==> job 2661 <==
## topmodule
module topmodule (
    input clk,
    input en,reset,
    output [31:0] imem_addr,
    input  [31:0] imem_rdata,
    output [31:0] dmem_addr,
    output [31:0] dmem_wdata,
    output dmem_we,
    input  [31:0] dmem_rdata,
    output halted
);
Settings: LEC_CHECK=0, ABC_AREA=1, CAP_MARGIN=20, CORE_ASPECT_RATIO=0.5, CORE_MARGIN=2, CORE_UTILIZATION=72, CTS_CLUSTER_DIAMETER=376, CTS_CLUSTER_SIZE=69, PLACE_DENSITY=0.6, SLEW_MARGIN=20; clock period 2.59 ns.
run.sh (not shown) runs the stock make flow with config.mk's settings and CLKGATE_MAP_FILE=.
==> job 9286: changes against job 2661 <==
--- a/flow/config.mk
+++ b/flow/config.mk
@@ -8,9 +8,10 @@
 export ABC_AREA = 1
 export CAP_MARGIN = 20
-export CORE_ASPECT_RATIO = 0.5
 export CORE_MARGIN = 2
 export CORE_UTILIZATION = 72
-export CTS_CLUSTER_DIAMETER = 376
-export CTS_CLUSTER_SIZE = 69
-export PLACE_DENSITY = 0.6
-export SLEW_MARGIN = 20
+export CTS_CLUSTER_DIAMETER = 363
+export CTS_CLUSTER_SIZE = 43
+export HOLD_SLACK_MARGIN = 0.29
+export PLACE_DENSITY = 0.35
+export SETUP_SLACK_MARGIN = 0.31
+export SLEW_MARGIN = 40
==> flow/constraint.sdc (replaced) <==
create_clock -name core_clock -period 1.06 [get_ports {clk}]
set_input_delay 0.2120 -clock core_clock [delete_from_list [all_inputs] [get_ports {clk}]]
set_output_delay 0.2120 -clock core_clock [all_outputs]
set_load 0.01 [all_outputs]
==> qor summary <==
Sequential area share after synthesis: job 2661 0.463; job 9286 0.463
Die outline height: job 2661 188 um; job 9286 264 um
Placed Area: job 2661 57200 um2; job 9286 64600 um2
Synthesized-area fraction occupied by xor and xnor cells: job 2661 0.0133; job 9286 0.0133
Width of the chip: job 2661 372 um; job 9286 264 um
Total instance count after detailed placement: job 2661 7497; job 9286 8111
Final HPWL from detailed placement: job 2661 142 mm; job 9286 189 mm
Pre-CTS worst setup slack: job 2661 -1.16 ns; job 9286 -3.01 ns
Site row count: job 2661 67; job 9286 95
Largest area contributor in the netlist: job 2661 edfxtp_1; job 9286 edfxtp_1
Status: job 2661 aborted with a tool error; job 9286 aborted with a tool error
Stage where the flow stopped: job 2661 global routing (5_1_grt); job 9286 clock tree synthesis (4_1_cts)
Mux share: job 2661 0; job 9286 0
Core box area: job 2661 66900 um2; job 9286 67000 um2
Final estimated routing congestion in global placement: job 2661 1.27; job 9286 1.28
Die Outline Area: job 2661 69800 um2; job 9286 69700 um2
Floorplan-stage core utilization: job 2661 0.728; job 9286 0.726

==> job 3803 <==
topmodule again, from the RTL that the note above started with.
Design topmodule, start of the top module:
module topmodule (
    input clk,
    input en,reset,
    output [31:0] imem_addr,
    input  [31:0] imem_rdata,
    output [31:0] dmem_addr,
    output [31:0] dmem_wdata,
    output dmem_we,
    input  [31:0] dmem_rdata,
    output halted
);
==> flow/config.mk <==
export PLATFORM = sky130hd
export DESIGN_NAME = topmodule
export DESIGN_NICKNAME = topmodule
export VERILOG_FILES = /design/flow/design.v
export SDC_FILE = /design/flow/constraint.sdc
export NUM_CORES = 4
export LEC_CHECK = 0
export CAP_MARGIN = 20
export CORE_MARGIN = 2
export CORE_UTILIZATION = 72
export PLACE_DENSITY = 0.66
export SLEW_MARGIN = 20
==> flow/constraint.sdc <==
create_clock -name core_clock -period 4.54 [get_ports {clk}]
set_input_delay 0.9080 -clock core_clock [delete_from_list [all_inputs] [get_ports {clk}]]
set_output_delay 0.9080 -clock core_clock [all_outputs]
set_load 0.01 [all_outputs]
==> job 135 (differences from job 3803) <==
- ABC_AREA: unset -> 1
- CORE_ASPECT_RATIO: unset -> 0.5
- CTS_CLUSTER_DIAMETER: unset -> 376
- CTS_CLUSTER_SIZE: unset -> 92
- PLACE_DENSITY: 0.66 -> 0.37
==> flow/constraint.sdc (replaced) <==
create_clock -name core_clock -period 2.59 [get_ports {clk}]
set_input_delay 0.5180 -clock core_clock [delete_from_list [all_inputs] [get_ports {clk}]]
set_output_delay 0.5180 -clock core_clock [all_outputs]
set_load 0.01 [all_outputs]
==> job 8787 (differences from job 3803) <==
- CORE_UTILIZATION: 72 -> 70
- CTS_CLUSTER_SIZE: unset -> 43
- PLACE_DENSITY: 0.66 -> unset
- PLACE_DENSITY_LB_ADDON: unset -> 0.0
==> flow/constraint.sdc (replaced) <==
create_clock -name core_clock -period 1.67 [get_ports {clk}]
set_input_delay 0.3340 -clock core_clock [delete_from_list [all_inputs] [get_ports {clk}]]
set_output_delay 0.3340 -clock core_clock [all_outputs]
set_load 0.01 [all_outputs]
==> job 1756 (differences from job 3803) <==
- CORE_UTILIZATION: 72 -> 58
- PLACE_DENSITY: 0.66 -> unset
==> flow/constraint.sdc (replaced) <==
create_clock -name core_clock -period 2.94 [get_ports {clk}]
set_input_delay 0.5880 -clock core_clock [delete_from_list [all_inputs] [get_ports {clk}]]
set_output_delay 0.5880 -clock core_clock [all_outputs]
set_load 0.01 [all_outputs]
==> qor summary <==
Result of the run: job 3803 stopped before the end; job 8787 stopped before the end; job 1756 failed layout checks; job 135 stopped before the end
Last stage reached: job 3803 global routing; job 8787 clock tree synthesis; job 1756 -; job 135 global routing
Layout check failures: job 3803 -; job 8787 -; job 1756 setup timing; job 135 -
Proportion of synthesized chip area in sequential cells: job 3803 0.475; job 8787 0.475; job 1756 0.475; job 135 0.463
Setup Fix Bufs, Post-CTS: job 3803 8; job 8787 -; job 1756 34; job 135 40
Gp weighted congestion: job 3803 1.09; job 8787 1.15; job 1756 1.05; job 135 1.27
Sink Count: job 3803 787; job 8787 -; job 1756 787; job 135 787
And+or+nand+nor area frac: job 3803 0.125; job 8787 0.125; job 1756 0.125; job 135 0.198
Cell area after technology mapping: job 3803 0.0474 mm²; job 8787 0.0474 mm²; job 1756 0.0474 mm²; job 135 0.0487 mm²
Post-placement setup slack: job 3803 -379 ps; job 8787 -3030 ps; job 1756 -1810 ps; job 135 -1160 ps
Fraction of the mapped netlist area in adder cells: job 3803 0.0359; job 8787 0.0359; job 1756 0.0359; job 135 0.0350
CTS Hold Bufs: job 3803 0; job 8787 -; job 1756 0; job 135 0
Horiz. Die Dim: job 3803 261 µm; job 8787 264 µm; job 1756 290 µm; job 135 372 µm
Total cell area at the placement stage: job 3803 0.0520 mm²; job 8787 0.0599 mm²; job 1756 0.0573 mm²; job 135 0.0572 mm²
Synthesized instance count: job 3803 4789; job 8787 4789; job 1756 4789; job 135 6019
Area fraction in mux cells: job 3803 0.0664; job 8787 0.0664; job 1756 0.0664; job 135 0
Compound-gate portion of the synthesized area: job 3803 0.230; job 8787 0.230; job 1756 0.230; job 135 0.214
Placeable core region: job 3803 0.0655 mm²; job 8787 0.0672 mm²; job 1756 0.0807 mm²; job 135 0.0669 mm²
Total of cells resized after clock tree synthesis: job 3803 39; job 8787 -; job 1756 245; job 135 474
Init Core Util: job 3803 0.724; job 8787 0.706; job 1756 0.588; job 135 0.728
Total CTS buffers: job 3803 80; job 8787 -; job 1756 84; job 135 12
Chip area: job 3803 0.0679 mm²; job 8787 0.0699 mm²; job 1756 0.0841 mm²; job 135 0.0698 mm²
Post-DP HPWL: job 3803 123000 µm; job 8787 138000 µm; job 1756 137000 µm; job 135 142000 µm
Standard-cell row count: job 3803 94; job 8787 95; job 1756 104; job 135 67
Top-area cell share: job 3803 0.428; job 8787 0.428; job 1756 0.428; job 135 0.417
# Cells Yosys: job 3803 4789; job 8787 4789; job 1756 4789; job 135 6019
Xor/xnor cell area share of the yosys netlist: job 3803 0.0222; job 8787 0.0222; job 1756 0.0222; job 135 0.0133
Post-synthesis average cell area: job 3803 9.90 µm²; job 8787 9.90 µm²; job 1756 9.90 µm²; job 135 8.09 µm²

==> trial 73: inputs <==
Starting RTL as in the previous note.
Settings: LEC_CHECK=0, ABC_AREA=1, CAP_MARGIN=20, CORE_ASPECT_RATIO=0.5, CORE_MARGIN=2, CORE_UTILIZATION=72, CTS_CLUSTER_DIAMETER=376, CTS_CLUSTER_SIZE=94, PLACE_DENSITY=0.4, SLEW_MARGIN=20; clock period 2.59 ns.
==> trial 62 (differences from trial 73) <==
==> flow/config.mk (replaced) <==
export PLATFORM = sky130hd
export DESIGN_NAME = topmodule
export DESIGN_NICKNAME = topmodule
export VERILOG_FILES = /design/flow/design.v
export SDC_FILE = /design/flow/constraint.sdc
export NUM_CORES = 4
export LEC_CHECK = 0
export CAP_MARGIN = 20
export CELL_PAD_IN_SITES_DETAIL_PLACEMENT = 0
export CELL_PAD_IN_SITES_GLOBAL_PLACEMENT = 0
export CORE_MARGIN = 10
export CORE_UTILIZATION = 59
export GPL_TIMING_DRIVEN = 1
export MIN_ROUTING_LAYER = met2
export PLACE_DENSITY = 0.91
export SETUP_SLACK_MARGIN = 0.85
export SLEW_MARGIN = 30
==> flow/constraint.sdc (replaced) <==
create_clock -name core_clock -period 4.47 [get_ports {clk}]
set_input_delay 0.8940 -clock core_clock [delete_from_list [all_inputs] [get_ports {clk}]]
set_output_delay 0.8940 -clock core_clock [all_outputs]
set_load 0.01 [all_outputs]
==> build 61 (differences from trial 73) <==
==> flow/config.mk (replaced) <==
export PLATFORM = sky130hd
export DESIGN_NAME = topmodule
export DESIGN_NICKNAME = topmodule
export VERILOG_FILES = /design/flow/design.v
export SDC_FILE = /design/flow/constraint.sdc
export NUM_CORES = 4
export LEC_CHECK = 0
export CAP_MARGIN = 5
export CORE_MARGIN = 2
export CORE_UTILIZATION = 68
export CTS_CLUSTER_SIZE = 43
export MAX_ROUTING_LAYER = met4
export PLACE_DENSITY = 0.6
export SLEW_MARGIN = 20
==> flow/constraint.sdc (replaced) <==
create_clock -name core_clock -period 4.5 [get_ports {clk}]
set_input_delay 0.9000 -clock core_clock [delete_from_list [all_inputs] [get_ports {clk}]]
set_output_delay 0.9000 -clock core_clock [all_outputs]
set_load 0.01 [all_outputs]
==> comparison table <==
item                                                                                    trial 62                  build 61                   trial 73
Outcome                                                                aborted with a tool error  finished with violations  aborted with a tool error
Stage where the flow stopped                                            global routing (5_1_grt)                         -   global routing (5_1_grt)
Reasons for failing layout checks                                                              -      negative setup slack                          -
Yosys Chip Area                                                                       0.0474 mm²                0.0474 mm²                 0.0487 mm²
Chip Footprint                                                                        0.0921 mm²                0.0719 mm²                 0.0698 mm²
Part of the Yosys area used for sequential elements                                        47.5%                     47.5%                      46.3%
Top cell type's share of synthesized area                                                  42.8%                     42.8%                      41.7%
Most frequent cell after synthesis                                                      edfxtp_1                  edfxtp_1                    nand2_1
Post-CTS setup buffers                                                                        25                         9                         40
Post-Synthesis Cells                                                                        4789                      4789                       6019
Share of synthesized area spent on multiplexers                                            6.64%                     6.64%                         0%
FP Core Util                                                                               59.7%                     68.9%                      72.8%
Gates resized, CTS repair                                                                    110                        57                        472
Cell count listed in synth_stat.txt                                                         4789                      4789                       6019
Dpl cells                                                                                   6068                      5878                       7497
Yosys simple share                                                                         12.5%                     12.5%                      19.8%
Post-Place Cell Area                                                                  0.0533 mm²                0.0524 mm²                 0.0572 mm²
CTS Buf Count                                                                                 85                        83                         12
Floorplan core area                                                                   0.0794 mm²                0.0688 mm²                 0.0669 mm²
Weighted congestion at the end of routability-driven global placement                       1.16                      1.12                       1.27
Adder-cell share of the synthesized area                                                   3.59%                     3.59%                      3.50%
Post-synthesis instance area                                                          0.0474 mm²                0.0474 mm²                 0.0487 mm²
Die W                                                                                     304 µm                    268 µm                     372 µm
Die span in y                                                                             304 µm                    268 µm                     188 µm
XORs/XNORs by Area                                                                         2.22%                     2.22%                      1.33%
Count of unique library cells instantiated by Yosys                                          102                       102                         71
Total number of placement rows                                                               103                        96                         67
Synthesized net count                                                                       4991                      4991                       6221
Syn_area_per_cell                                                                       9.90 µm²                  9.90 µm²                   8.09 µm²
